`flow/config.mk`:
```
export PLATFORM = sky130hd
export DESIGN_NAME = ARM
export DESIGN_NICKNAME = ARM
export VERILOG_FILES = /design/flow/design.v
export SDC_FILE = /design/flow/constraint.sdc
export NUM_CORES = 4
export LEC_CHECK = 0
export ABC_AREA = 1
export CAP_MARGIN = 40
export CORE_MARGIN = 2
export CORE_UTILIZATION = 72
export CTS_CLUSTER_DIAMETER = 330
export SETUP_SLACK_MARGIN = 2.86
export SLEW_MARGIN = 40
```
`flow/constraint.sdc`:
```
create_clock -name core_clock -period 13.1 [get_ports {clk}]
set_input_delay 2.6200 -clock core_clock [delete_from_list [all_inputs] [get_ports {clk}]]
set_output_delay 2.6200 -clock core_clock [all_outputs]
set_load 0.01 [all_outputs]
```
`flow/design.v`:
```
module MUX #(parameter LENGTH = 1) (
  input  [LENGTH-1:0] in_1, 
  input  [LENGTH-1:0] in_2, 
  input               select,
  output [LENGTH-1:0] out
);
  assign out = select == 1'b0 ? in_1 : in_2;
endmodule
module MUX3 #(parameter LENGTH = 1) (
  input  [LENGTH-1:0] in_1,
  input  [LENGTH-1:0] in_2,
  input  [LENGTH-1:0] in_3,
  input  [1:0]        select,
  output [LENGTH-1:0] out
);
  assign out = 
    select == 2'b00 ? in_1 :
    select == 2'b01 ? in_2 :
    in_3;
endmodule
module ALU(
  input             cin,
  input      [3:0]  exec_cmd,
  input      [31:0] val_1,
  input      [31:0] val_2,
  output     [3:0]  status_bits,
  output reg [31:0] alu_res
);
  reg v, cout;
  wire z, n;
  assign n = alu_res[31];
  assign z = (alu_res == 32'b0) ? 1'b1 : 1'b0;
  assign status_bits = {z, cout, n, v};
  always @(*) begin
    alu_res = 32'b0;
    cout = 1'b0;
    v = 1'b0;
    case(exec_cmd)
      4'b0001: begin
        alu_res = val_2;
      end
      4'b1001: begin
        alu_res = ~val_2;
      end
      4'b0010: begin
        { cout, alu_res } = val_1 + val_2;
        v = ((val_1[31] == val_2[31]) & (alu_res[31] == ~val_1[31]));
      end
      4'b0011: begin
        { cout, alu_res } = val_1 + val_2 + cin;
        v = ((val_1[31] == val_2[31]) & (alu_res[31] == ~val_1[31]));
      end
      4'b0100: begin
        { cout, alu_res } = { val_1[31], val_1 } - { val_2[31], val_2 };
        v = ((val_1[31] == ~val_2[31]) & (alu_res[31] == ~val_1[31]));
      end
      4'b0101: begin
        { cout, alu_res } = { val_1[31], val_1 } - { val_2[31], val_2 } - { 32'b0, ~cin };
        v = cout ^ alu_res[31];
      end
      4'b0110: begin
        alu_res = val_1 & val_2;
      end
      4'b0111: begin
        alu_res = val_1 | val_2;
      end
      4'b1000: begin
        alu_res = val_1 ^ val_2;
      end
    endcase
  end
endmodule
module Condition_Check (
  input      [3:0] cond,
  input      [3:0] status,
  output reg       result
);
  wire z, c, n, v;
  assign { z, c, n, v } = status;
  always @(*) begin
    result = 1'b0;
    case (cond)
      4'b0000: begin
        result = z;
      end
      4'b0001: begin
        result = ~z;
      end
      4'b0010: begin
        result = c;
      end
      4'b0011: begin
        result = ~c;
      end
      4'b0100: begin
        result = n;
      end
      4'b0101: begin
        result = ~n;
      end
      4'b0110: begin
        result = v;
      end
      4'b0111: begin
        result = ~v;
      end
      4'b1000: begin
        result = c & ~z;
      end
      4'b1001: begin
        result = ~c & z;
      end
      4'b1010: begin
        result = (n & v) | (~n & ~v);
      end
      4'b1011: begin
        result = (n & ~v) | (~n & v);
      end
      4'b1100: begin
        result = ~z & ((n & v) | (~n & ~v));
      end
      4'b1101: begin
        result = z & ((n & ~v) | (~n & v));
      end
      4'b1110: begin
        result = 1'b1;
      end
      default begin
        result = 1'b0;
      end
    endcase
  end
endmodule
module Control_Unit(
  input            s_in,
  input      [1:0] mode,
  input      [3:0] op_code,
  output reg       MEM_r_en,
  output reg       MEM_w_en,
  output reg       WB_en,
  output reg       s_out,
  output reg       b,
  output reg [3:0] exec_cmd
);
  always @(op_code, mode, s_in) begin
    exec_cmd = 4'b0000;
    MEM_r_en = 1'b0;
    MEM_w_en = 1'b0;
    WB_en = 1'b0;
    b = 1'b0;
    s_out = s_in;
    case (mode)
      2'b00: begin
        case (op_code)
          4'b1101: begin
            WB_en = 1'b1;
            exec_cmd = 4'b0001;
          end
          4'b1111: begin
            WB_en = 1'b1;
            exec_cmd = 4'b1001;
          end
          4'b0100: begin
            WB_en = 1'b1;
            exec_cmd = 4'b0010;
          end
          4'b0101: begin
            WB_en = 1'b1;
            exec_cmd = 4'b0011;
          end
          4'b0010: begin
            WB_en = 1'b1;
            exec_cmd = 4'b0100;
          end
          4'b0110: begin
            WB_en = 1'b1;
            exec_cmd = 4'b0101;
          end
          4'b0000: begin
            WB_en = 1'b1;
            exec_cmd = 4'b0110;
          end
          4'b1100: begin
            WB_en = 1'b1;
            exec_cmd = 4'b0111;
          end
          4'b0001: begin
            WB_en = 1'b1;
            exec_cmd = 4'b1000;
          end
          4'b1010: begin
            exec_cmd = 4'b0100;
          end
          4'b1000: begin
            exec_cmd = 4'b0110;
          end 
        endcase
      end
      2'b01: begin
        case (s_in)
          1'b1: begin
            MEM_r_en = 1'b1;
            exec_cmd = 4'b0010;
            WB_en = 1'b1;
          end
          1'b0: begin
            MEM_w_en = 1'b1;
            exec_cmd = 4'b0010;
          end
        endcase
      end
      2'b10: begin
        b = 1'b1;
      end
    endcase
  end
endmodule
module Val2_Generator(
  input             imm,
  input             MEM_write_or_read_en,
  input      [11:0] shift_operand,
  input      [31:0] rm,
  output reg [31:0] val_2
);
  always @(*) begin
    if (MEM_write_or_read_en) begin
      val_2 = { 20'b0, shift_operand };
    end
    else if (imm) begin
      val_2 = { 24'b0, shift_operand[7:0] };
      val_2 = { val_2, val_2 } >> { shift_operand[11:8], 1'b0 };
    end
    else begin
      if (shift_operand[6:5] == 2'b00)
        val_2 = rm << shift_operand[11:7];
      else if (shift_operand[6:5] == 2'b01)
        val_2 = rm >> shift_operand[11:7];
      else if (shift_operand[6:5] == 2'b10)
        val_2 = rm >>> shift_operand[11:7];
      else if (shift_operand[6:5] == 2'b11) begin
        val_2 = { rm, rm } >> shift_operand[11:7];
      end
      else
        val_2 = rm << shift_operand[11:7];
    end
  end
endmodule
module Register_File (
  input clk, rst, write_back_en,
  input [3:0] src_1, src_2, WB_dest,
  input [31:0] WB_result,
  output [31:0] reg_1, reg_2
);
  reg [31:0] registers[0:14];
  assign reg_1 = registers[src_1];
  assign reg_2 = registers[src_2];
  integer i;
  always @(negedge clk, posedge rst) begin
    if (rst) begin
      for (i = 0; i < 15; i = i + 1)
        registers[i] <= i;
    end
    else if (write_back_en) begin
      registers[WB_dest] = WB_result;
    end
    else begin
      for (i = 0; i < 15; i = i + 1)
        registers[i] <= registers[i];
    end
	end
endmodule
module Status_Register (
  input            clk,
  input            rst,
  input            s,
  input      [3:0] status_bits_in,
  output reg [3:0] status_bits_out
);
	always @(negedge clk, posedge rst) 
	begin
		if (rst) begin
		  status_bits_out <= 4'b0;
		end
		else if (s) begin
      status_bits_out <= status_bits_in;
    end
    else begin
      status_bits_out <= status_bits_out;
    end
	end
endmodule
module Forwarding_Unit (
  input enable,
  input [3:0] src_1, src_2,
  input [3:0] WB_dest, MEM_dest,
  input WB_wb_en, MEM_wb_en,
  output reg [1:0] sel_src_1, sel_src_2
);
  always @(*) begin
    sel_src_1 = 2'b00;
    sel_src_2 = 2'b00;
    if (enable) begin
      if (WB_wb_en == 1'b1) begin
        if (WB_dest == src_1) begin
          sel_src_1 = 2'b10;
        end
        if (WB_dest == src_2) begin
          sel_src_2 = 2'b10; 
        end 
      end
      if (MEM_wb_en == 1'b1) begin
        if (MEM_dest == src_1) begin
          sel_src_1 = 2'b01;
        end
        if (MEM_dest == src_2) begin
          sel_src_2 = 2'b01; 
        end
      end
    end
  end
endmodule
module Hazard_Detection_Unit(
  input forwarding_enable, EXE_WB_en, MEM_WB_en, two_src, EXE_MEM_r_en,
  input [3:0] src_1, src_2, EXE_dest, MEM_dest,
	output reg hazard_detected
);
  always @(*) begin
    hazard_detected = 1'b0;
    if (~forwarding_enable) begin
      if (src_1 == EXE_dest & EXE_WB_en == 1'b1)
        hazard_detected = 1'b1;
      else if (src_1 == MEM_dest & MEM_WB_en == 1'b1)
        hazard_detected = 1'b1;
      else if (src_2 == EXE_dest & EXE_WB_en == 1'b1 & two_src == 1'b1)
        hazard_detected = 1'b1;
      else if (src_2 == MEM_dest & MEM_WB_en == 1'b1 & two_src == 1'b1)
        hazard_detected = 1'b1;
      else
        hazard_detected = 1'b0;
    end
    else if (EXE_MEM_r_en) begin
      if (src_1 == EXE_dest & EXE_WB_en == 1'b1)
        hazard_detected = 1'b1;
      else if (src_2 == EXE_dest & EXE_WB_en == 1'b1 & two_src == 1'b1)
        hazard_detected = 1'b1;
      else
        hazard_detected = 1'b0;
    end
    else
      hazard_detected = 1'b0;
  end
endmodule
module PC (
  input             clk,
  input             rst,
  input             freeze,
  input      [31:0] pc_in,
  output reg [31:0] pc_out
);
  always @(posedge clk, posedge rst) begin
    if (rst) pc_out <= 32'b0;
    else if (freeze) pc_out <= pc_out;
    else pc_out <= pc_in;
  end
endmodule
module IF_Stage (
  input         clk,
  input         rst,
  input         freeze,
  input         branch_taken,
  input  [31:0] branch_addr,
  input  [31:0] instruction_in,
  output [31:0] pc,
  output [31:0] instruction_address,
  output [31:0] instruction
);
  wire[31:0] mux_in, mux_out, pc_increment, pc_in, pc_out;
  MUX #(.LENGTH(32)) mux (
    .in_1(mux_in),
    .in_2(branch_addr),
    .select(branch_taken),
    .out(mux_out)
  );
  PC pc_module(
    .clk(clk),
    .rst(rst),
    .freeze(freeze),
    .pc_in(pc_in),
    .pc_out(pc_out)
  );
  assign instruction_address = pc_out;
  assign instruction = instruction_in;
  assign pc_in = mux_out;
  assign pc_increment = pc_out + 4;
  assign mux_in = pc_increment;
  assign pc = pc_increment;
endmodule
module IF_Stage_Reg (
  input             clk,
  input             rst,
  input             freeze,
  input             flush,
  input      [31:0] pc_in,
  input      [31:0] instruction_in,
  output reg [31:0] pc_out,
  output reg [31:0] instruction_out
);
  always @(posedge clk, posedge rst) begin
    if (rst) begin
      pc_out <= 32'b0;
      instruction_out <= 32'b0;
    end
    else if (flush) begin
      pc_out <= 32'b0;
      instruction_out <= 32'b0;
    end
    else if (freeze) begin
      pc_out <= pc_out;
      instruction_out <= instruction_out;
    end
    else begin
      pc_out <= pc_in;
      instruction_out <= instruction_in;
    end
  end
endmodule 
module ID_Stage (
  input clk, rst, hazard, WB_wb_en,
  input [3:0] WB_dest, status,
  input [31:0] pc_in, instruction, WB_value,
  output two_src, imm_out, MEM_r_en_out, MEM_w_en_out, WB_enable_out, s_out, b_out,
  output [3:0] dest, exec_cmd_out, src_1, src_2,
  output [11:0] shift_operand,
  output [23:0] signed_immed_24,
  output [31:0] pc_out, val_rm, val_rn
);
  wire [3:0] mux_1_out;
  wire MEM_w_en;
  assign src_1 = instruction[19:16];  
  assign src_2 = mux_1_out;
  MUX #(.LENGTH(4)) mux_1 (
    .in_1(instruction[3:0]),  
    .in_2(instruction[15:12]),  
    .select(MEM_w_en),
    .out(mux_1_out)
  );
  Register_File register_file (
    .clk(clk),
    .rst(rst),
    .write_back_en(WB_wb_en),
    .src_1(instruction[19:16]),  
    .src_2(mux_1_out),
    .WB_dest(WB_dest),
    .WB_result(WB_value),
    .reg_1(val_rn),
    .reg_2(val_rm)
  );
  wire MEM_r_en, WB_enable, s, b;
  wire [3:0] exec_cmd;
  Control_Unit control_unit (
		.mode(instruction[27:26]),  
    .op_code(instruction[24:21]),  
		.s_in(instruction[20]),  
		.exec_cmd(exec_cmd),
		.MEM_r_en(MEM_r_en),
    .MEM_w_en(MEM_w_en),
		.WB_en(WB_enable),
    .s_out(s),
		.b(b)
	);
  wire [8:0] control_unit_out;
  assign control_unit_out = {
    exec_cmd,
    MEM_r_en,
    MEM_w_en,
    WB_enable,
    s,
    b
  };
  wire condition_check_out;
  Condition_Check condition_check (
    .cond(instruction[31:28]),  
    .status(status),
    .result(condition_check_out)
  );
  wire [8:0] mux_2_out;
  MUX #(.LENGTH(9)) mux_2 (
    .in_1(control_unit_out),
    .in_2(9'b0),
    .select((~condition_check_out) | hazard),
    .out(mux_2_out)
  );
  assign {
    exec_cmd_out,
    MEM_r_en_out,
    MEM_w_en_out,
    WB_enable_out,
    s_out,
    b_out
  } = mux_2_out;
  assign two_src = ~instruction[25] | MEM_w_en;
  assign pc_out = pc_in;
  assign imm_out = instruction[25];  
  assign dest = instruction[15:12];  
  assign shift_operand = instruction[11:0];  
  assign signed_immed_24 = instruction[23:0];  
endmodule
module ID_Stage_Reg (
  input clk, rst, flush, freeze, imm_in, MEM_r_en_in, MEM_w_en_in, WB_enable_in, s_in, b_in,
  input [3:0] status_in, exec_cmd_in, dest_in, src_1_in, src_2_in,
  input [11:0] shift_operand_in,
  input [23:0] signed_immed_24_in,
  input [31:0] pc_in, val_rm_in, val_rn_in, 
  output reg imm_out, MEM_r_en_out, MEM_w_en_out, WB_enable_out, s_out, b_out,
  output reg [3:0] status_out, exec_cmd_out, dest_out, src_1_out, src_2_out,
  output reg [11:0] shift_operand_out,
  output reg [23:0] signed_immed_24_out,
  output reg [31:0] pc_out, val_rm_out, val_rn_out
);
  always @(posedge clk, posedge rst) begin
    if (rst) begin
      status_out <= 4'b0;
      imm_out <= 1'b0;
      MEM_r_en_out <= 1'b0;
      MEM_w_en_out <= 1'b0;
      WB_enable_out <= 1'b0;
      s_out <= 1'b0;
      b_out <= 1'b0;
      exec_cmd_out <= 4'b0;
      dest_out <= 4'b0;
      src_1_out <= 32'b0;
      src_2_out <= 32'b0;
      shift_operand_out <= 12'b0;
      signed_immed_24_out <= 24'b0;
      pc_out <= 32'b0;
      val_rm_out <= 32'b0;
      val_rn_out <= 32'b0;
    end
    else if (flush & ~freeze) begin
      status_out <= 4'b0;
      imm_out <= 1'b0;
      MEM_r_en_out <= 1'b0;
      MEM_w_en_out <= 1'b0;
      WB_enable_out <= 1'b0;
      s_out <= 1'b0;
      b_out <= 1'b0;
      exec_cmd_out <= 4'b0;
      dest_out <= 4'b0;
      src_1_out <= 32'b0;
      src_2_out <= 32'b0;
      shift_operand_out <= 12'b0;
      signed_immed_24_out <= 24'b0;
      pc_out <= 32'b0;
      val_rm_out <= 32'b0;
      val_rn_out <= 32'b0;
    end
    else if (freeze) begin
      status_out <= status_out;
      imm_out <= imm_out;
      MEM_r_en_out <= MEM_r_en_out;
      MEM_w_en_out <= MEM_w_en_out;
      WB_enable_out <= WB_enable_out;
      s_out <= s_out;
      b_out <= b_out;
      exec_cmd_out <= exec_cmd_out;
      dest_out <= dest_out;
      src_1_out <= src_1_out;
      src_2_out <= src_2_out;
      shift_operand_out <= shift_operand_out;
      signed_immed_24_out <= signed_immed_24_out;
      pc_out <= pc_out;
      val_rm_out <= val_rm_out;
      val_rn_out <= val_rn_out;
    end
    else begin
      status_out <= status_in;
      imm_out <= imm_in;
      MEM_r_en_out <= MEM_r_en_in;
      MEM_w_en_out <= MEM_w_en_in;
      WB_enable_out <= WB_enable_in;
      s_out <= s_in;
      b_out <= b_in;
      exec_cmd_out <= exec_cmd_in;
      dest_out <= dest_in;
      src_1_out <= src_1_in;
      src_2_out <= src_2_in;
      shift_operand_out <= shift_operand_in;
      signed_immed_24_out <= signed_immed_24_in;
      pc_out <= pc_in;
      val_rm_out <= val_rm_in;
      val_rn_out <= val_rn_in;
    end
  end
endmodule 
module EXE_Stage (
  input clk, rst, MEM_r_en_in, MEM_w_en_in, WB_en_in, imm,
  input [1:0] sel_src_1, sel_src_2,
  input [3:0] status, exec_cmd, dest_in,
  input [11:0] shift_operand,
  input [23:0] signed_immed_24,
  input [31:0] val_rm_in, val_rn, pc_in, WB_value, MEM_alu_res,
  output WB_en_out, MEM_r_en_out, MEM_w_en_out, branch_taken,
  output [31:0] branch_address, alu_res,
  output [3:0] status_bits,
  output [31:0] val_rm_out,
  output [3:0] dest_out
);
  wire MEM_write_or_read_en;
  wire [31:0] val_1, val_2, mux_2_out;
  assign MEM_r_en_out = MEM_r_en_in;
  assign MEM_w_en_out = MEM_w_en_in;
  assign WB_en_out = WB_en_in;
  assign dest_out = dest_in;
  assign val_rm_out = mux_2_out;
  assign MEM_write_or_read_en = MEM_r_en_in | MEM_w_en_in;
  MUX3 #(.LENGTH(32)) mux_1 (
    .in_1(val_rn),
    .in_2(MEM_alu_res),
    .in_3(WB_value),
    .select(sel_src_1),
    .out(val_1)
  );
  MUX3 #(.LENGTH(32)) mux_2 (
    .in_1(val_rm_in),
    .in_2(MEM_alu_res),
    .in_3(WB_value),
    .select(sel_src_2),
    .out(mux_2_out)
  );
  Val2_Generator val2_generator(
    .rm(mux_2_out),
    .shift_operand(shift_operand),
    .imm(imm),
    .MEM_write_or_read_en(MEM_write_or_read_en),
    .val_2(val_2)
  );
  ALU alu(
    .val_1(val_1), 
    .val_2(val_2),
    .exec_cmd(exec_cmd),
    .cin(status[2]),
    .alu_res(alu_res),
    .status_bits(status_bits)
  );
  assign branch_address = pc_in + { { 6{ signed_immed_24[23] } }, signed_immed_24, 2'b0 };
endmodule
module EXE_Stage_Reg (
  input             clk,
  input             rst,
  input             freeze,
  input             WB_en_in,
  input             MEM_r_en_in,
  input             MEM_w_en_in,
  input      [3:0]  dest_in,
  input      [31:0] alu_res_in,
  input      [31:0] val_rm_in,
  output reg        WB_en_out,
  output reg        MEM_r_en_out,
  output reg        MEM_w_en_out,
  output reg [3:0]  dest_out,
  output reg [31:0] alu_res_out,
  output reg [31:0] val_rm_out
);
  always @(posedge clk, posedge rst) begin
    if (rst) begin
      WB_en_out <= 1'b0;
      MEM_r_en_out <= 1'b0;
      MEM_w_en_out <= 1'b0;
      alu_res_out <= 32'b0;
      val_rm_out <= 32'b0;
      dest_out <= 4'b0;
    end
    else if (freeze) begin
      WB_en_out <= WB_en_out;
      MEM_r_en_out <= MEM_r_en_out;
      MEM_w_en_out <= MEM_w_en_out;
      alu_res_out <= alu_res_out;
      val_rm_out <= val_rm_out;
      dest_out <= dest_out;
    end
    else begin
      WB_en_out <= WB_en_in;
      MEM_r_en_out <= MEM_r_en_in;
      MEM_w_en_out <= MEM_w_en_in;
      alu_res_out <= alu_res_in;
      val_rm_out <= val_rm_in;
      dest_out <= dest_in;
    end
  end
endmodule
module SRAM_Controller(
  input clk, rst, write_en, read_en,
  input [31:0] address, write_data,
  output ready, SRAM_UB_N, SRAM_LB_N, SRAM_WE_N, SRAM_CE_N, SRAM_OE_N,
  output [16:0] SRAM_ADDR,
  output [31:0] read_data,
  output [31:0] SRAM_DQ_OUT,
  input  [31:0] SRAM_DQ_IN
);
  assign SRAM_UB_N = 1'b0;
  assign SRAM_LB_N = 1'b0;
  assign SRAM_CE_N = 1'b0;
  assign SRAM_OE_N = 1'b0;
  wire [31:0] base_address;
  assign base_address = address - 1024;
  wire [16:0] final_address;
  assign final_address = base_address[17:2];
  reg [1:0] present_state, next_state;
  parameter IDLE_STATE = 2'b00, READ_STATE = 2'b01, WRITE_STATE = 2'b10;
  reg [2:0] sram_counter, sram_next_counter;
  always @(posedge clk, posedge rst) begin
    if (rst) begin
      present_state <= 0;
      sram_counter <= 0;
    end
    else begin
      present_state <= next_state;
      sram_counter <= sram_next_counter;
    end
  end
  always @(*) begin
    next_state <= (present_state == IDLE_STATE && read_en) 
      ? READ_STATE 
      : (present_state == IDLE_STATE && write_en) 
        ? WRITE_STATE 
        : (present_state == READ_STATE && sram_counter != 3'd5) 
          ? READ_STATE 
          : (present_state == WRITE_STATE && sram_counter != 3'd5) 
            ? WRITE_STATE 
            : IDLE_STATE;
    sram_next_counter <= (present_state == READ_STATE && sram_counter != 3'd5) 
      ? sram_counter + 1 
      : (present_state == WRITE_STATE && sram_counter != 3'd5) 
        ? sram_counter + 1 
        : 3'b0;
  end
  assign ready = (present_state == READ_STATE && sram_counter != 3'd5) 
    ? 1'b0 
    : (present_state == WRITE_STATE && sram_counter != 3'd5) 
      ? 1'b0 
      : ((present_state == IDLE_STATE) && (read_en || write_en)) 
        ? 1'b0 
        : 1'b1;
  assign SRAM_DQ_OUT = write_data;
  assign SRAM_WE_N = (present_state == WRITE_STATE && sram_counter != 3'd5) ? 1'b0 : 1'b1;
  assign SRAM_ADDR = final_address;
  assign read_data = SRAM_DQ_IN;
endmodule
module MEM_Stage (
  input clk, rst, WB_en_in, MEM_r_en_in, MEM_w_en,
  input [3:0] dest_in,
  input [31:0] alu_res_in, val_rm,
  output WB_en_out, MEM_r_en_out, SRAM_WE_N, ready,
  output [16:0] SRAM_ADDR, 
  output [3:0] dest_out,
  output [31:0] data_mem_out, alu_res_out,
  output [31:0] SRAM_DQ_OUT,
  input  [31:0] SRAM_DQ_IN
);
  wire [3:0] SRAM_controller;
  assign alu_res_out = alu_res_in;
  assign WB_en_out = WB_en_in;
  assign MEM_r_en_out = MEM_r_en_in;
  assign dest_out = dest_in;
  SRAM_Controller sram_controller (
    .clk(clk), 
    .rst(rst), 
    .write_en(MEM_w_en), 
    .read_en(MEM_r_en_in),
    .address(alu_res_in), 
    .write_data(val_rm),
    .ready(ready), 
    .SRAM_UB_N(SRAM_controller[0]), 
    .SRAM_LB_N(SRAM_controller[1]), 
    .SRAM_WE_N(SRAM_WE_N), 
    .SRAM_CE_N(SRAM_controller[2]), 
    .SRAM_OE_N(SRAM_controller[3]),
    .SRAM_ADDR(SRAM_ADDR),
    .read_data(data_mem_out),
    .SRAM_DQ_OUT(SRAM_DQ_OUT),
    .SRAM_DQ_IN(SRAM_DQ_IN)
);
endmodule
module MEM_Stage_Reg (
  input clk, rst, freeze, WB_en_in, MEM_r_en_in, 
  input [3:0] dest_in,
  input [31:0] alu_res_in, data_mem_in,
  output reg WB_en_out, MEM_r_en_out, 
  output reg [3:0] dest_out,
  output reg [31:0] alu_res_out, data_mem_out
);
  always @(posedge clk, posedge rst) begin
    if (rst) begin
      WB_en_out <= 1'b0;
      MEM_r_en_out <= 1'b0;
      alu_res_out <= 32'b0;
      dest_out <= 4'b0;
      data_mem_out <= 32'b0;
    end
    else if (freeze) begin
      WB_en_out <= WB_en_out;
      MEM_r_en_out <= MEM_r_en_out;
      alu_res_out <= alu_res_out;
      dest_out <= dest_out;
      data_mem_out <= data_mem_out;
    end
    else begin
      WB_en_out <= WB_en_in;
      MEM_r_en_out <= MEM_r_en_in;
      alu_res_out <= alu_res_in;
      dest_out <= dest_in;
      data_mem_out <= data_mem_in;
    end
  end
endmodule
module WB_Stage(
	input         clk,
	input         rst,
	input         MEM_r_en,
	input  [31:0] alu_res,
	input  [31:0] data_mem,
	output [31:0] WB_value
);
  MUX #(.LENGTH(32)) mux (
    .in_1(alu_res),
    .in_2(data_mem),
    .select(MEM_r_en),
    .out(WB_value)
  );
endmodule
module ARM (
  input         clk,
  input         rst,
  output [31:0] IMEM_ADDR,
  input  [31:0] IMEM_DATA,
  output        SRAM_WE_N,
  output [16:0] SRAM_ADDR,
  output [31:0] SRAM_DQ_OUT,
  input  [31:0] SRAM_DQ_IN
);
  wire [3:0] SW = 4'b1000;
  wire branch_taken, s, WB_en, hazard, SRAM_freeze;
  wire [1:0] sel_src_1, sel_src_2;
  wire [3:0] status_bits, WB_dest, src_1, src_2, forwarding_src_1, forwarding_src_2;
  wire [31:0] branch_address, WB_value, MEM_alu_res_in;
  wire [31:0] IF_pc_out, IF_instruction_out;
  IF_Stage if_stage (
    .clk(clk),
    .rst(rst),
    .freeze(hazard | ~SRAM_freeze),
    .branch_taken(branch_taken),
    .branch_addr(branch_address),
    .instruction_in(IMEM_DATA),
    .pc(IF_pc_out),
    .instruction_address(IMEM_ADDR),
    .instruction(IF_instruction_out)
  );
  wire [31:0] ID_pc_in, ID_instruction_in;
  IF_Stage_Reg if_stage_reg (
    .clk(clk),
    .rst(rst),
    .freeze(hazard | ~SRAM_freeze),
    .flush(branch_taken),
    .pc_in(IF_pc_out),
    .instruction_in(IF_instruction_out),
    .pc_out(ID_pc_in),
    .instruction_out(ID_instruction_in)
  );
  wire ID_two_src, ID_imm, ID_MEM_r_en, ID_MEM_w_en, ID_WB_enable, ID_s, ID_b;
  wire [3:0] ID_dest, ID_exec_cmd;
  wire [11:0] ID_shift_operand;
  wire [23:0] ID_signed_immed_24;
  wire [31:0] ID_pc_out, ID_val_rm, ID_val_rn;
  ID_Stage id_stage (
    .clk(clk),
    .rst(rst),
    .hazard(hazard),
    .WB_value(WB_value),
    .WB_wb_en(WB_en),
    .status(status_bits),
    .WB_dest(WB_dest),
    .pc_in(ID_pc_in),
    .instruction(ID_instruction_in),
    .two_src(ID_two_src),
    .imm_out(ID_imm),
    .MEM_r_en_out(ID_MEM_r_en),
    .MEM_w_en_out(ID_MEM_w_en),
    .WB_enable_out(ID_WB_enable),
    .s_out(ID_s),
    .b_out(ID_b),
    .dest(ID_dest),
    .exec_cmd_out(ID_exec_cmd),
    .src_1(src_1),
    .src_2(src_2),
    .shift_operand(ID_shift_operand),
    .signed_immed_24(ID_signed_immed_24),
    .pc_out(ID_pc_out),
    .val_rm(ID_val_rm),
    .val_rn(ID_val_rn)
  );
  wire EXE_MEM_r_en_in, EXE_MEM_w_en_in, EXE_WB_enable_in, EXE_imm;
  wire [3:0] EXE_status, EXE_cmd, EXE_dest_in;
  wire [11:0] EXE_shift_operand;
  wire [23:0] EXE_signed_immed_24;
  wire [31:0] EXE_pc_in, EXE_val_rm_in, EXE_val_rn;
  ID_Stage_Reg id_stage_reg (
    .clk(clk),
    .rst(rst),
    .flush(branch_taken),
    .freeze(~SRAM_freeze),
    .status_in(status_bits),
    .imm_in(ID_imm),
    .MEM_r_en_in(ID_MEM_r_en), 
    .MEM_w_en_in(ID_MEM_w_en), 
    .WB_enable_in(ID_WB_enable), 
    .s_in(ID_s), 
    .b_in(ID_b),
    .exec_cmd_in(ID_exec_cmd), 
    .dest_in(ID_dest),
    .src_1_in(src_1),
    .src_2_in(src_2),
    .shift_operand_in(ID_shift_operand),
    .signed_immed_24_in(ID_signed_immed_24),
    .pc_in(ID_pc_out),
    .val_rm_in(ID_val_rm), 
    .val_rn_in(ID_val_rn),
    .status_out(EXE_status), 
    .imm_out(EXE_imm), 
    .MEM_r_en_out(EXE_MEM_r_en_in), 
    .MEM_w_en_out(EXE_MEM_w_en_in), 
    .WB_enable_out(EXE_WB_enable_in), 
    .s_out(s), 
    .b_out(branch_taken),
    .exec_cmd_out(EXE_cmd),
    .dest_out(EXE_dest_in),
    .src_1_out(forwarding_src_1),
    .src_2_out(forwarding_src_2),
    .shift_operand_out(EXE_shift_operand),
    .signed_immed_24_out(EXE_signed_immed_24),
    .pc_out(EXE_pc_in),
    .val_rm_out(EXE_val_rm_in), 
    .val_rn_out(EXE_val_rn)
  );
  wire EXE_WB_en_out, EXE_MEM_r_en_out, EXE_MEM_w_en_out;
  wire [3:0] EXE_status_bits, EXE_dest_out;
  wire [31:0] EXE_alu_res, EXE_val_rm_out;
  EXE_Stage exe_stage (
    .clk(clk), 
    .rst(rst), 
    .MEM_r_en_in(EXE_MEM_r_en_in), 
    .MEM_w_en_in(EXE_MEM_w_en_in), 
    .WB_en_in(EXE_WB_enable_in), 
    .imm(EXE_imm), 
    .sel_src_1(sel_src_1), 
    .sel_src_2(sel_src_2),
    .status(EXE_status),
    .exec_cmd(EXE_cmd), 
    .dest_in(EXE_dest_in),
    .shift_operand(EXE_shift_operand),
    .signed_immed_24(EXE_signed_immed_24),
    .val_rm_in(EXE_val_rm_in), 
    .val_rn(EXE_val_rn), 
    .pc_in(EXE_pc_in),
    .WB_value(WB_value), 
    .MEM_alu_res(MEM_alu_res_in),
    .WB_en_out(EXE_WB_en_out), 
    .MEM_r_en_out(EXE_MEM_r_en_out), 
    .MEM_w_en_out(EXE_MEM_w_en_out), 
    .branch_taken(branch_taken), 
    .branch_address(branch_address), 
    .alu_res(EXE_alu_res),
    .status_bits(EXE_status_bits),
    .val_rm_out(EXE_val_rm_out),
    .dest_out(EXE_dest_out)
  );
  Status_Register status_register (
    .clk(clk), 
    .rst(rst),
    .s(s),
    .status_bits_in(EXE_status_bits),
    .status_bits_out(status_bits)
  );
  wire MEM_r_en_in, MEM_w_en, MEM_WB_en_in;
  wire [3:0] MEM_dest_in;
  wire [31:0] MEM_val_rm;
  EXE_Stage_Reg exe_stage_reg (
    .clk(clk), 
    .rst(rst), 
    .freeze(~SRAM_freeze),
    .WB_en_in(EXE_WB_en_out), 
    .MEM_r_en_in(EXE_MEM_r_en_out),
    .MEM_w_en_in(EXE_MEM_w_en_out),
    .dest_in(EXE_dest_out),
    .alu_res_in(EXE_alu_res),
    .val_rm_in(EXE_val_rm_out),
    .WB_en_out(MEM_WB_en_in), 
    .MEM_r_en_out(MEM_r_en_in), 
    .MEM_w_en_out(MEM_w_en),
    .dest_out(MEM_dest_in),
    .alu_res_out(MEM_alu_res_in), 
    .val_rm_out(MEM_val_rm)
  );
  wire MEM_WB_en_out, MEM_r_en_out;
  wire [3:0] MEM_dest_out;
  wire [31:0] MEM_alu_res_out, data_mem_out;
  MEM_Stage mem_stage (
    .clk(clk), 
    .rst(rst), 
    .WB_en_in(MEM_WB_en_in), 
    .MEM_r_en_in(MEM_r_en_in), 
    .MEM_w_en(MEM_w_en), 
    .dest_in(MEM_dest_in),
    .alu_res_in(MEM_alu_res_in), 
    .val_rm(MEM_val_rm),
    .ready(SRAM_freeze),
    .SRAM_WE_N(SRAM_WE_N),
    .SRAM_ADDR(SRAM_ADDR),
    .WB_en_out(MEM_WB_en_out), 
    .MEM_r_en_out(MEM_r_en_out), 
    .dest_out(MEM_dest_out),
    .data_mem_out(data_mem_out), 
    .alu_res_out(MEM_alu_res_out),
    .SRAM_DQ_OUT(SRAM_DQ_OUT),
    .SRAM_DQ_IN(SRAM_DQ_IN)
  );
  wire WB_MEM_r_en;
  wire [31:0] WB_alu_res, WB_data_mem;
  MEM_Stage_Reg mem_stage_reg (
    .clk(clk), 
    .rst(rst), 
    .freeze(~SRAM_freeze),
    .WB_en_in(MEM_WB_en_out), 
    .MEM_r_en_in(MEM_r_en_out), 
    .dest_in(MEM_dest_out),
    .alu_res_in(MEM_alu_res_out), 
    .data_mem_in(data_mem_out),
    .WB_en_out(WB_en), 
    .MEM_r_en_out(WB_MEM_r_en), 
    .alu_res_out(WB_alu_res),
    .dest_out(WB_dest),
    .data_mem_out(WB_data_mem)
  );
  WB_Stage wb_stage (
    .clk(clk),
    .rst(rst),
    .MEM_r_en(WB_MEM_r_en),
    .alu_res(WB_alu_res),
    .data_mem(WB_data_mem),
    .WB_value(WB_value)
  );
  Hazard_Detection_Unit hazard_detection_unit (
    .forwarding_enable(SW[3]),
    .EXE_WB_en(EXE_WB_en_out),
    .MEM_WB_en(MEM_WB_en_out),
    .two_src(ID_two_src),
    .EXE_MEM_r_en(EXE_MEM_r_en_in),
    .src_1(src_1),
    .src_2(src_2),
    .EXE_dest(EXE_dest_out),
    .MEM_dest(MEM_dest_out),
    .hazard_detected(hazard)
  );
  Forwarding_Unit forwarding_unit (
    .enable(SW[3]),
    .src_1(forwarding_src_1), 
    .src_2(forwarding_src_2),
    .WB_dest(WB_dest), 
    .MEM_dest(MEM_dest_out),
    .WB_wb_en(WB_en), 
    .MEM_wb_en(MEM_WB_en_out),
    .sel_src_1(sel_src_1), 
    .sel_src_2(sel_src_2)
  );
endmodule
```
`flow/run.sh`:
```
#!/bin/bash
# the make line also repeats each setting of config.mk as NAME=value (left out here)
make -C /OpenROAD-flow-scripts/flow DESIGN_CONFIG=/design/flow/config.mk WORK_HOME=/design/flow/orfs CLKGATE_MAP_FILE= finish
```
==> results.py, run 1 <==
# Auto-generated metrics
metrics = {
    "floorplan": {
        "die_height_um": 285,
        "top_level_ports": 148,
        "rows": 103,
        "chipArea_um2": 81400,
        "dieWidth_um": 285,
        "coreArea_um2": 78600,
        "fp_util_pct": 72.5,
    },
    "synth": {
        "top_cells_by_count": "nand2_1, inv_1, o21ai_0",
        "synthAdderAreaFrac_pct": 3.16,
        "ff_type": "dfrtn_1",
        "synth.avg_cell_area_um2": 6.96,
        "fp_nets": 8396,
        "ys.flops": 862,
        "yosysTopAreaCell": "dfrtn_1",
        "syn_area_um2": 57000,
        "async_flop_share_pct": 100,
        "synthAoiAreaFrac_pct": 20.5,
        "ys_chip_area_um2": 57000,
        "ys_warn_count": 15,
        "yosysCellCount": 8188,
        "ys_seq_share_pct": 37.9,
        "top_logic_kind": "simple AND/OR/NAND/NOR gates",
        "ys_sh_xor_pct": 1.08,
        "yosys.area_share.simple_pct": 27.1,
        "syn_inst": 8188,
        "top_cell_area_share_pct": 20.0,
        "topCellsByArea": "dfrtn_1, dfrtp_1, nand2_1, o21ai_0, nand3_1",
        "yosysUniqueCellTypes": 67,
        "edf_count": 0,
        "mux_share_pct": 0,
        "most_common_cell": "nand2_1",
    },
    "clocking": {
        "cts_root_buffer": "clkbuf_16",
        "htree_num_levels": 3,
        "clockBufferDepth": 3,
        "postCtsHoldBufs": 0,
        "cts_inserted_buffers": 89,
        "cts_sinks": 862,
    },
    "status": {
        "outcome": "did not finish",
        "stop_error": "[ERROR GRT-0232] Routing congestion too high. Check the congestion heatmap in the GUI.",
        "lastStage": "5_1_grt",
    },
    "place": {
        "placed_area_um2": 60700,
        "place_hpwl_mm": 166,
        "io_buffer_count": 146,
        "gp_congestion": 1.32,
    },
    "grt": {
        "grt-ovfl-total": 49,
        "grt_use_total_pct": 68.8,
    },
}
## metal layers
layer | GRT overflow | global-route usage (%)
met5 | 0 | 21.5
met4 | 22 | 57.4
met3 | 0 | 50.2
met2 | 27 | 85.5
met1 | 0 | 75.5
## per-stage QoR
stage	cells	setup WS (ns)	util [%]
3_3_place_gp	9168	-0.108	77.1
2_1_floorplan	8188	-7.57	-
4_1_cts	9431	0.568	83.6
3_5_place_dp	9170	-0.0600	77.2
## timing repair
action,4_1_cts
gates cloned,8
pin swaps,64
buffers inserted,58
setup endpoints to repair,4
resized,282
==> inputs of run 2 (changes only) <==
ABC_AREA = default   (was 1)
CAP_MARGIN = 20   (was 40)
CORE_UTILIZATION = 40   (was 72)
CTS_CLUSTER_DIAMETER = default   (was 330)
GPL_ROUTABILITY_DRIVEN = 0   (was default)
HOLD_SLACK_MARGIN = -0.0   (was default)
MAX_ROUTING_LAYER = met4   (was default)
MIN_ROUTING_LAYER = met2   (was default)
SETUP_SLACK_MARGIN = default   (was 2.86)
SLEW_MARGIN = 20   (was 40)
TNS_END_PERCENT = 30   (was default)
clock period = 20.0 ns   (was 13.1 ns; I/O delays follow)
==> results.py, run 2 <==
# Auto-generated metrics
metrics = {
    "synth": {
        "syn_inst": 6734,
        "synth.avg_cell_area_um2": 8.24,
        "mux_share_pct": 4.54,
        "yosysTopAreaCell": "dfrtn_1",
        "top_cell_area_share_pct": 20.6,
        "ys_chip_area_um2": 55500,
        "async_flop_share_pct": 100,
        "yosys.area_share.simple_pct": 18.9,
        "edf_count": 0,
        "ys_seq_share_pct": 39.0,
        "ff_type": "dfrtn_1",
        "top_cells_by_count": "nand2_1, nor2_1, a21oi_1",
        "yosysCellCount": 6734,
        "synthAoiAreaFrac_pct": 26.3,
        "ys.flops": 862,
        "ys_warn_count": 15,
        "most_common_cell": "nand2_1",
        "yosysUniqueCellTypes": 101,
        "fp_nets": 6942,
        "synthAdderAreaFrac_pct": 3.24,
        "syn_area_um2": 55500,
        "ys_sh_xor_pct": 3.02,
        "top_logic_kind": "AND-OR/OR-AND gates",
        "topCellsByArea": "dfrtn_1, dfrtp_1, nand2_1, a21oi_1, nor2_1",
    },
    "floorplan": {
        "chipArea_um2": 142000,
        "dieWidth_um": 376,
        "fp_util_pct": 40.3,
        "coreArea_um2": 137000,
        "rows": 136,
        "top_level_ports": 148,
        "die_height_um": 376,
    },
    "place": {
        "numPlacedInstances": 8315,
        "pre_cts_ws_ns": 0.916,
        "place_hpwl_mm": 160,
        "io_buffer_count": 146,
    },
    "status": {
        "stop_error": "[ERROR GRT-0116] Global routing finished with congestion. Check the congestion regions in the DRC Viewer.",
        "lastStage": "5_1_grt",
        "outcome": "did not finish",
    },
    "clocking": {
        "postCtsHoldBufs": 0,
        "cts_setup_buffers": 0,
        "cts_inserted_buffers": 98,
        "cts_root_buffer": "clkbuf_16",
        "cts_sinks": 862,
        "cts-resized-gates": 0,
        "clockBufferDepth": 3,
        "htree_num_levels": 3,
    },
    "grt": {
        "grt_use_total_pct": 66.7,
        "grt-ovfl-total": 366,
    },
}
## run 2: stage by stage
step                      instance area [um2]  setup TNS [ns]
after floorplan                         55500        -2574.31
after detailed placement                58900               0
after CTS                               62500               0
after global placement                  58900               0
## run 2: layer usage
layer  track usage (%)  GRT overflow
met3              74.3           263
met5                 -             -
met2              70.2            51
met4              46.6            52
met1                 -             -
==> inputs of run 3 (changes only) <==
ABC_AREA = 1   (was default)
CAP_MARGIN = 15   (was 20)
CORE_UTILIZATION = 72   (was 40)
CTS_CLUSTER_DIAMETER = 376   (was default)
CTS_CLUSTER_SIZE = 49   (was default)
GPL_ROUTABILITY_DRIVEN = default   (was 0)
HOLD_SLACK_MARGIN = default   (was -0.0)
MAX_ROUTING_LAYER = default   (was met4)
MIN_ROUTING_LAYER = default   (was met2)
SLEW_MARGIN = 30   (was 20)
TNS_END_PERCENT = 90   (was 30)
clock period = 10.9 ns   (was 20.0 ns; I/O delays follow)
==> results.py, run 3 <==
# Auto-generated metrics
metrics = {
    "status": {
        "outcome": "did not finish",
        "lastStage": "5_1_grt",
        "stop_error": "[ERROR GRT-0116] Global routing finished with congestion. Check the congestion regions in the DRC Viewer.",
    },
    "grt": {
        "grt-ovfl-total": 16,
        "grt_use_total_pct": 68.1,
    },
    "place": {
        "gp_congestion": 1.27,
        "io_buffer_count": 146,
        "placed_area_um2": 66100,
        "place_hpwl_mm": 179,
    },
    "synth": {
        "ys_sh_xor_pct": 1.08,
        "yosys.area_share.simple_pct": 27.1,
        "topCellsByArea": "dfrtn_1, dfrtp_1, nand2_1, o21ai_0, nand3_1",
        "yosysCellCount": 8188,
        "yosysUniqueCellTypes": 67,
        "fp_nets": 8396,
        "edf_count": 0,
        "ys_chip_area_um2": 57000,
        "syn_area_um2": 57000,
        "mux_share_pct": 0,
        "ys_warn_count": 15,
        "top_cell_area_share_pct": 20.0,
        "ys_seq_share_pct": 37.9,
        "top_logic_kind": "simple AND/OR/NAND/NOR gates",
        "yosysTopAreaCell": "dfrtn_1",
        "ff_type": "dfrtn_1",
        "ys.flops": 862,
        "async_flop_share_pct": 100,
        "synthAoiAreaFrac_pct": 20.5,
        "synthAdderAreaFrac_pct": 3.16,
        "most_common_cell": "nand2_1",
        "top_cells_by_count": "nand2_1, inv_1, o21ai_0",
        "syn_inst": 8188,
        "synth.avg_cell_area_um2": 6.96,
    },
    "floorplan": {
        "rows": 103,
        "fp_util_pct": 72.5,
        "coreArea_um2": 78600,
        "die_height_um": 285,
        "top_level_ports": 148,
        "chipArea_um2": 81400,
        "dieWidth_um": 285,
    },
    "clocking": {
        "cts_sinks": 862,
        "postCtsHoldBufs": 0,
        "clockBufferDepth": 3,
        "htree_num_levels": 1,
        "cts_inserted_buffers": 21,
        "cts_root_buffer": "clkbuf_16",
    },
}
[run 3: per-stage QoR]
step            TNS, ns  instances  setup slack [ns]
4_1_cts           -1.14      10100            -0.358
3_5_place_dp      -3.15       9917            -0.930
3_3_place_gp      -2.37       9917            -0.718
2_1_floorplan  -5062.64       8188             -8.23
[run 3: timing repair]
action | CTS
resized | 482
endpoints found under the setup margin | 4
buffers inserted | 71
pin swaps | 126
endpoints found under the hold margin | 0
gates cloned | 6
[run 3: layer usage]
| layer | track usage, % | overflow |
|---|---|---|
| met5 | 18.3 | 0 |
| met4 | 54.4 | 6 |
| met3 | 49.1 | 0 |
| met2 | 86.4 | 10 |
| met1 | 74.7 | 0 |
==> inputs of run 4 (changes only) <==
CAP_MARGIN = 40   (was 15)
CELL_PAD_IN_SITES_DETAIL_PLACEMENT = 1   (was default)
CELL_PAD_IN_SITES_GLOBAL_PLACEMENT = 2   (was default)
CORE_ASPECT_RATIO = 1.72   (was default)
CORE_UTILIZATION = 33   (was 72)
CTS_CLUSTER_DIAMETER = default   (was 376)
CTS_CLUSTER_SIZE = 40   (was 49)
HOLD_SLACK_MARGIN = 0.15   (was default)
PLACE_DENSITY_LB_ADDON = 0.23   (was default)
SETUP_SLACK_MARGIN = 1.0   (was default)
TNS_END_PERCENT = 80   (was 90)
clock period = 20.0 ns   (was 10.9 ns; I/O delays follow)
==> results.py, run 4 <==
# Auto-generated metrics
metrics = {
    "status": {
        "outcome": "timing/DRC/antenna clean",
    },
    "timing": {
        "grt_setup_unrepaired": "false",
        "slew_headroom_pct": 34.6,
        "timing.setup.tns_ns": 0,
        "worst_pin_slew_ns": 0.982,
        "hold_viol_final": 0,
        "fin_skew_ns": 0.0932,
        "setup_viol": 0,
        "drv_slew": 0,
        "setup_slack_ns": 1.37,
        "holdWs_ns": 0.431,
    },
    "setup_path": {
        "cpLargestDelayFamily": "simple AND/OR/NAND/NOR gates",
        "path_max_fanout": 22,
        "cpPeakStageDelay_ns": 0.61,
        "startpoint": "mem_stage_reg.dest_out[3]$_DFFE_PP0P_",
        "r2r_slack_ns": 1.37,
        "cp-start-kind": "register",
        "path_buffers": 7,
        "slowest_stage": "nor3_1",
        "critPathKind": "reg -> reg",
        "regToRegStartpoint": "mem_stage_reg.dest_out[3]$_DFFE_PP0P_",
        "endpoint": "status_register.status_bits_out[3]$_DFFE_NP0P_",
        "crit_arrival_ns": 9.33,
        "crit_top_cell": "nand2_1",
        "r2r_end": "status_register.status_bits_out[3]$_DFFE_NP0P_",
        "required_ns": 10.70,
        "rr_worst_depth": 44,
        "worstSetupPathDepth": 44,
        "cp-end-kind": "register",
    },
    "finish": {
        "synthToLayoutAreaGrowth_pct": 18.7,
        "final_nets": 8763,
        "fillers": 21600,
    },
    "synth": {
        "async_flop_share_pct": 100,
        "ys_seq_share_pct": 37.9,
        "ys_warn_count": 15,
        "yosysTopAreaCell": "dfrtn_1",
        "ys.flops": 862,
        "syn_area_um2": 57000,
        "yosysCellCount": 8188,
        "yosysUniqueCellTypes": 67,
        "synthAdderAreaFrac_pct": 3.16,
        "top_cells_by_count": "nand2_1, inv_1, o21ai_0",
        "most_common_cell": "nand2_1",
        "syn_inst": 8188,
        "ff_type": "dfrtn_1",
        "top_logic_kind": "simple AND/OR/NAND/NOR gates",
        "ys_chip_area_um2": 57000,
        "yosys.area_share.simple_pct": 27.1,
        "synthAoiAreaFrac_pct": 20.5,
        "synth.avg_cell_area_um2": 6.96,
        "edf_count": 0,
        "mux_share_pct": 0,
        "fp_nets": 8396,
        "topCellsByArea": "dfrtn_1, dfrtp_1, nand2_1, o21ai_0, nand3_1",
        "top_cell_area_share_pct": 20.0,
        "ys_sh_xor_pct": 1.08,
    },
    "grt": {
        "antenna_found_initial": 29,
        "grt_use_total_pct": 41.3,
        "grt-ovfl-total": 0,
        "grt_max_degree": 170,
        "grt_pass1_wl_mm": 511,
        "use_met2_pct": 70.1,
        "use_met3_pct": 8.28,
        "met1_usage_pct": 39.9,
        "first_global_vias": 66700,
        "grt.busiest_layer": "met2",
    },
    "place": {
        "gp_congestion": 1.09,
        "io_buffer_count": 146,
        "pre_cts_ws_ns": 1.54,
        "place_hpwl_mm": 279,
    },
    "floorplan": {
        "chipArea_um2": 176000,
        "die_height_um": 549,
        "fp_util_pct": 33.1,
        "dieWidth_um": 321,
        "rows": 200,
        "top_level_ports": 148,
        "coreArea_um2": 172000,
    },
    "run": {
        "warnings": 137,
        "drv_cap": 0,
    },
    "clocking": {
        "cts_root_buffer": "clkbuf_16",
        "cts_sinks": 862,
        "postCtsHoldBufs": 0,
        "clk_latency_ns": 0.74,
        "tritoncts": "done",
        "clockBufferDepth": 3,
        "cts_inserted_buffers": 93,
        "htree_num_levels": 3,
        "path_clk_slew_ns": 0.06,
    },
    "detailed_routing": {
        "routed_wl_mm": 367,
        "vias_per_cell": 5.90,
        "dr.pass1.iters": 6,
        "routedWlPerCell_um": 33.8,
        "drcViolationCount": 0,
        "drtIter0Drc": 5077,
        "vias": 64200,
        "antenna_left": 0,
    },
    "min_path": {
        "holdPathEnd": "id_stage.register_file.registers[12][12]$_DFFE_NP0P_",
        "hold_depth": 2,
        "min-delay-start": "id_stage.register_file.registers[12][12]$_DFFE_NP0P_",
        "hold_path.class": "reg -> reg",
    },
}
run 4: cell type report:
| class | count | area [um2] | area share, % |
|---|---|---|---|
| tap | 2222 | 2780 | 4.11 |
| inverter | 1042 | 3930 | 5.80 |
| timing repair buffer | 719 | 6300 | 9.31 |
| clock buffer | 148 | 2800 | 4.13 |
| multi-input combinational | 5809 | 29800 | 44.0 |
| antenna | 29 | 72.6 | 0.107 |
| clock inverter | 50 | 429 | 0.634 |
| sequential | 862 | 21600 | 31.9 |
run 4: what timing repair did:
action,CTS,global route
setup buffers,0,3
endpoints found under the setup margin,0,3
resized,0,9
run 4: per-layer routing:
metal	vias up	wire length [um]
met2	2647	178000
met4	10	48100
li1	28200	-
met5	-	60
met1	32000	121000
met3	1316	20400
run 4: stage by stage:
step	instances	cell area [um2]	utilization, %
5_1_grt	10900	67600	39.3
4_1_cts	10800	67400	39.1
3_5_place_dp	10600	64200	37.3
6_report	10900	67700	39.3
2_1_floorplan	8188	57000	-
3_3_place_gp	10600	63800	37.1
==> inputs of run 5 (changes only) <==
ABC_AREA = 0   (was 1)
CORE_ASPECT_RATIO = 0.67   (was 1.72)
CORE_UTILIZATION = 71   (was 33)
GPL_TIMING_DRIVEN = 0   (was default)
MIN_ROUTING_LAYER = met2   (was default)
SLEW_MARGIN = 5   (was 30)
clock period = 15.9 ns   (was 20.0 ns; I/O delays follow)
==> results.py, run 5 <==
# Auto-generated metrics
metrics = {
    "status": {
        "outcome": "did not finish",
        "lastStage": "3_1_place_gp_skip_io",
        "stop_error": "[ERROR FLW-0024] Place density exceeds 1.0 (current PLACE_DENSITY_LB_ADDON =  0.23). Please check if the value of  PLACE_DENSITY_LB_ADDON is between 0 and 0.99.",
    },
    "synth": {
        "yosysUniqueCellTypes": 101,
        "ys.flops": 862,
        "ys_warn_count": 15,
        "synthAdderAreaFrac_pct": 3.24,
        "mux_share_pct": 4.54,
        "syn_inst": 6734,
        "ys_sh_xor_pct": 3.02,
        "fp_nets": 6942,
        "yosys.area_share.simple_pct": 18.9,
        "topCellsByArea": "dfrtn_1, dfrtp_1, nand2_1, a21oi_1, nor2_1",
        "ys_chip_area_um2": 55500,
        "async_flop_share_pct": 100,
        "top_cell_area_share_pct": 20.6,
        "yosysCellCount": 6734,
        "ff_type": "dfrtn_1",
        "top_cells_by_count": "nand2_1, nor2_1, a21oi_1",
        "edf_count": 0,
        "syn_area_um2": 55500,
        "synth.avg_cell_area_um2": 8.24,
        "top_logic_kind": "AND-OR/OR-AND gates",
        "synthAoiAreaFrac_pct": 26.3,
        "ys_seq_share_pct": 39.0,
        "most_common_cell": "nand2_1",
        "yosysTopAreaCell": "dfrtn_1",
    },
    "floorplan": {
        "coreArea_um2": 77000,
        "fp_util_pct": 72.1,
        "chipArea_um2": 80400,
        "dieWidth_um": 345,
        "die_height_um": 233,
        "rows": 83,
    },
}
==> inputs of run 6 (changes only) <==
ABC_AREA = 1   (was 0)
CAP_MARGIN = 25   (was 40)
CELL_PAD_IN_SITES_DETAIL_PLACEMENT = 0   (was 1)
CORE_ASPECT_RATIO = default   (was 0.67)
CORE_UTILIZATION = 15   (was 71)
CTS_CLUSTER_DIAMETER = 142   (was default)
CTS_CLUSTER_SIZE = 18   (was 40)
GPL_ROUTABILITY_DRIVEN = 0   (was default)
GPL_TIMING_DRIVEN = 1   (was 0)
HOLD_SLACK_MARGIN = 0.16   (was 0.15)
MAX_ROUTING_LAYER = met5   (was default)
PLACE_DENSITY_LB_ADDON = 0.1   (was 0.23)
SETUP_SLACK_MARGIN = 5.0   (was 1.0)
SLEW_MARGIN = 20   (was 5)
TNS_END_PERCENT = 75   (was 80)
clock period = 30.4 ns   (was 15.9 ns; I/O delays follow)
==> results.py, run 6 <==
# Auto-generated metrics
metrics = {
    "grt": {
        "grt_use_total_pct": 31.7,
        "antenna_found_initial": 0,
        "grt_pass1_wl_mm": 551,
        "grt_max_degree": 137,
        "grt-ovfl-total": 0,
        "first_global_vias": 94200,
    },
    "synth": {
        "synthAdderAreaFrac_pct": 3.16,
        "top_logic_kind": "simple AND/OR/NAND/NOR gates",
        "edf_count": 0,
        "ys_chip_area_um2": 57000,
        "yosysCellCount": 8188,
        "fp_nets": 8396,
        "ys_warn_count": 15,
        "mux_share_pct": 0,
        "yosysTopAreaCell": "dfrtn_1",
        "ys_seq_share_pct": 37.9,
        "synth.avg_cell_area_um2": 6.96,
        "top_cells_by_count": "nand2_1, inv_1, o21ai_0",
        "syn_area_um2": 57000,
        "yosysUniqueCellTypes": 67,
        "most_common_cell": "nand2_1",
        "topCellsByArea": "dfrtn_1, dfrtp_1, nand2_1, o21ai_0, nand3_1",
        "ff_type": "dfrtn_1",
        "syn_inst": 8188,
        "ys_sh_xor_pct": 1.08,
        "async_flop_share_pct": 100,
        "yosys.area_share.simple_pct": 27.1,
        "synthAoiAreaFrac_pct": 20.5,
        "ys.flops": 862,
        "top_cell_area_share_pct": 20.0,
    },
    "floorplan": {
        "dieWidth_um": 620,
        "top_level_ports": 148,
        "chipArea_um2": 385000,
        "rows": 226,
        "coreArea_um2": 379000,
        "die_height_um": 620,
        "fp_util_pct": 15.1,
    },
    "setup_path": {
        "cp-start-kind": "register",
        "endpoint": "status_register.status_bits_out[3]$_DFFE_NP0P_",
        "cp-end-kind": "register",
        "path_max_fanout": 50,
        "r2r_end": "status_register.status_bits_out[3]$_DFFE_NP0P_",
        "cpPeakStageDelay_ns": 0.70,
        "worstSetupPathDepth": 38,
        "critPathKind": "reg -> reg",
        "startpoint": "mem_stage_reg.MEM_r_en_out$_DFFE_PP0P_",
        "path_buffers": 3,
        "crit_top_cell": "nand2_1",
        "regToRegStartpoint": "mem_stage_reg.MEM_r_en_out$_DFFE_PP0P_",
        "slowest_stage": "dfrtp_2",
        "r2r_slack_ns": 5.02,
        "crit_arrival_ns": 10.90,
        "required_ns": 15.92,
        "rr_worst_depth": 38,
        "cpLargestDelayFamily": "simple AND/OR/NAND/NOR gates",
    },
    "clocking": {
        "htree_num_levels": 2,
        "cts_root_buffer": "clkbuf_16",
        "cts_inserted_buffers": 55,
        "cts_sinks": 862,
        "postCtsHoldBufs": 0,
        "path_clk_slew_ns": 0.10,
        "tritoncts": "done",
        "clockBufferDepth": 3,
        "clk_latency_ns": 0.86,
    },
    "detailed_routing": {
        "drcViolationCount": 0,
        "vias_per_cell": 6.47,
        "dr.pass1.iters": 9,
        "drtIter0Drc": 15100,
        "routedWlPerCell_um": 31.3,
        "routed_wl_mm": 416,
        "antenna_left": 0,
        "vias": 86100,
    },
    "timing": {
        "fin_skew_ns": 0.183,
        "hold_viol_final": 0,
        "setup_viol": 0,
        "timing.setup.tns_ns": 0,
        "drv_slew": 0,
        "slew_headroom_pct": 16.2,
        "setup_slack_ns": 5.02,
        "grt_setup_unrepaired": "false",
        "worst_pin_slew_ns": 1.26,
        "holdWs_ns": 0.432,
    },
    "min_path": {
        "hold_depth": 2,
        "holdPathEnd": "id_stage.register_file.registers[8][19]$_DFFE_NP0P_",
        "min-delay-start": "id_stage.register_file.registers[8][19]$_DFFE_NP0P_",
        "hold_path.class": "reg -> reg",
    },
    "place": {
        "pre_cts_ws_ns": 4.63,
        "io_buffer_count": 146,
        "place_hpwl_mm": 293,
    },
    "status": {
        "outcome": "timing/DRC/antenna clean",
    },
    "finish": {
        "final_nets": 8379,
        "synthToLayoutAreaGrowth_pct": 18.1,
    },
    "run": {
        "warnings": 146,
        "drv_cap": 0,
    },
}
-- run 6: metal layers --
layer	track usage (%)	up-vias	wire, um
met5	22.3	-	8440
met4	4.82	196	26900
met3	45.4	2455	191000
met2	34.4	27700	190000
met1	-	28400	0
li1	-	27300	-
-- run 6: final cells by class --
cell class / instances / area (um2)
Timing Repair Buffer: 370 / 3410
Clock buffer: 77 / 1510
Fill cell: 43100 / 311000
Antenna cell: 69 / 173
Inverter: 1042 / 3930
Clock inverter: 53 / 493
Tap cell: 5016 / 6280
Sequential cell: 862 / 21600
Multi-Input combinational cell: 5812 / 29900
-- run 6: per-stage QoR --
| stage | instances | utilization (%) | instance area (um2) |
|---|---|---|---|
| 2_1_floorplan | 8188 | - | 57000 |
| 3_3_place_gp | 13100 | 17.1 | 64600 |
| 3_5_place_dp | 13100 | 17.1 | 64800 |
| 4_1_cts | 13200 | 17.7 | 66800 |
| 5_1_grt | 13200 | 17.7 | 67100 |
| 6_report | 13300 | 17.8 | 67300 |
-- run 6: repair_timing --
item	4_1_cts	5_1_grt
cloned	1	2
setup endpoints to repair	1	2
resized	2	24
pin swaps	1	2
buffers inserted	0	0
==> inputs of run 7 (changes only) <==
ABC_AREA = default   (was 1)
CAP_MARGIN = 40   (was 25)
CELL_PAD_IN_SITES_DETAIL_PLACEMENT = default   (was 0)
CELL_PAD_IN_SITES_GLOBAL_PLACEMENT = default   (was 2)
CORE_UTILIZATION = 40   (was 15)
CTS_CLUSTER_DIAMETER = default   (was 142)
CTS_CLUSTER_SIZE = default   (was 18)
GPL_ROUTABILITY_DRIVEN = default   (was 0)
GPL_TIMING_DRIVEN = default   (was 1)
HOLD_SLACK_MARGIN = default   (was 0.16)
MAX_ROUTING_LAYER = default   (was met5)
MIN_ROUTING_LAYER = default   (was met2)
PLACE_DENSITY_LB_ADDON = default   (was 0.1)
SETUP_SLACK_MARGIN = 1.0   (was 5.0)
SLEW_MARGIN = 30   (was 20)
TNS_END_PERCENT = default   (was 75)
clock period = 23.9 ns   (was 30.4 ns; I/O delays follow)
==> results.py, run 7 <==
# Auto-generated metrics
metrics = {
    "status": {
        "outcome": "timing/DRC/antenna clean",
    },
    "clocking": {
        "path_clk_slew_ns": 0.06,
        "tritoncts": "done",
        "cts_root_buffer": "clkbuf_16",
        "clk_latency_ns": 0.74,
        "cts_inserted_buffers": 96,
        "clockBufferDepth": 3,
        "htree_num_levels": 3,
        "cts-resized-gates": 0,
        "cts_setup_buffers": 0,
        "postCtsHoldBufs": 0,
        "cts_sinks": 862,
    },
    "synth": {
        "ys_seq_share_pct": 39.0,
        "ys_chip_area_um2": 55500,
        "yosysTopAreaCell": "dfrtn_1",
        "yosysCellCount": 6734,
        "top_logic_kind": "AND-OR/OR-AND gates",
        "async_flop_share_pct": 100,
        "yosysUniqueCellTypes": 101,
        "yosys.area_share.simple_pct": 18.9,
        "ys_sh_xor_pct": 3.02,
        "mux_share_pct": 4.54,
        "topCellsByArea": "dfrtn_1, dfrtp_1, nand2_1, a21oi_1, nor2_1",
        "ff_type": "dfrtn_1",
        "synthAdderAreaFrac_pct": 3.24,
        "ys.flops": 862,
        "synthAoiAreaFrac_pct": 26.3,
        "edf_count": 0,
        "top_cells_by_count": "nand2_1, nor2_1, a21oi_1",
        "ys_warn_count": 15,
        "syn_inst": 6734,
        "fp_nets": 6942,
        "syn_area_um2": 55500,
        "synth.avg_cell_area_um2": 8.24,
        "most_common_cell": "nand2_1",
        "top_cell_area_share_pct": 20.6,
    },
    "detailed_routing": {
        "routed_wl_mm": 262,
        "vias": 55900,
        "antenna_left": 0,
        "routedWlPerCell_um": 30.6,
        "drtIter0Drc": 7869,
        "drcViolationCount": 0,
        "dr.pass1.iters": 14,
        "vias_per_cell": 6.52,
    },
    "setup_path": {
        "path_max_fanout": 40,
        "regToRegStartpoint": "mem_stage_reg.dest_out[2]$_DFFE_PP0P_",
        "cp-start-kind": "register",
        "endpoint": "status_register.status_bits_out[3]$_DFFE_NP0P_",
        "critPathKind": "reg -> reg",
        "worstSetupPathDepth": 27,
        "startpoint": "mem_stage_reg.dest_out[2]$_DFFE_PP0P_",
        "crit_arrival_ns": 10.57,
        "path_buffers": 1,
        "cpLargestDelayFamily": "AND-OR/OR-AND gates",
        "r2r_end": "status_register.status_bits_out[3]$_DFFE_NP0P_",
        "r2r_slack_ns": 2.03,
        "required_ns": 12.60,
        "slowest_stage": "a211oi_1",
        "rr_worst_depth": 27,
        "cp-end-kind": "register",
        "cpPeakStageDelay_ns": 0.73,
    },
    "finish": {
        "fin_util_pct": 45.8,
        "synthToLayoutAreaGrowth_pct": 13.5,
        "final_area_um2": 63000,
        "final_nets": 6897,
        "fillers": 13500,
    },
    "grt": {
        "first_global_vias": 52500,
        "grt-ovfl-total": 0,
        "antenna_found_initial": 14,
        "grt_pass1_wl_mm": 378,
        "grt_max_degree": 185,
        "grt_use_total_pct": 36.2,
    },
    "place": {
        "placed_area_um2": 59300,
        "io_buffer_count": 146,
        "place_hpwl_mm": 181,
        "gp_congestion": 1.08,
    },
    "timing": {
        "grt_setup_unrepaired": "false",
        "hold_viol_final": 0,
        "fin_skew_ns": 0.0959,
        "slew_headroom_pct": 34.2,
        "holdWs_ns": 0.446,
        "setup_viol": 0,
        "worst_pin_slew_ns": 0.982,
        "drv_slew": 0,
    },
    "floorplan": {
        "dieWidth_um": 376,
        "chipArea_um2": 142000,
        "coreArea_um2": 137000,
        "die_height_um": 376,
        "fp_util_pct": 40.3,
        "top_level_ports": 148,
        "rows": 136,
    },
    "min_path": {
        "min-delay-start": "id_stage.register_file.registers[0][20]$_DFFE_NP0P_",
        "holdPathEnd": "id_stage.register_file.registers[0][20]$_DFFE_NP0P_",
        "hold_depth": 2,
        "hold_path.class": "reg -> reg",
    },
    "run": {
        "warnings": 140,
        "drv_cap": 0,
    },
}
## run 7: layout make-up
| type | instances | area (um2) | share of cell area, % |
|---|---|---|---|
| Antenna cell | 5 | 12.5 | 0.0199 |
| Clock buffer | 143 | 2830 | 4.49 |
| Clock inverter | 65 | 536 | 0.850 |
| Inverter | 152 | 579 | 0.920 |
| Multi-Input combinational cell | 5165 | 31600 | 50.1 |
| Sequential cell | 862 | 21600 | 34.3 |
| Tap cell | 1794 | 2240 | 3.56 |
| Timing Repair Buffer | 384 | 3620 | 5.74 |
## run 7: through the flow
stage	cells	worst slack [ns]	setup TNS [ns]
final	8570	2.03	0
after detailed placement	8335	1.93	0
after CTS	8542	1.80	0
after global routing	8565	1.40	0
after floorplan	6734	-4.33	-2008.03
after global placement	8312	1.76	0
## run 7: routing by layer
| layer | routed length (um) | track usage [%] |
|---|---|---|
| met1 | 105000 | 48.2 |
| met2 | 111000 | 53.0 |
| met3 | 27600 | 8.86 |
| met4 | 18200 | 21.7 |
| met5 | 111 | 0 |
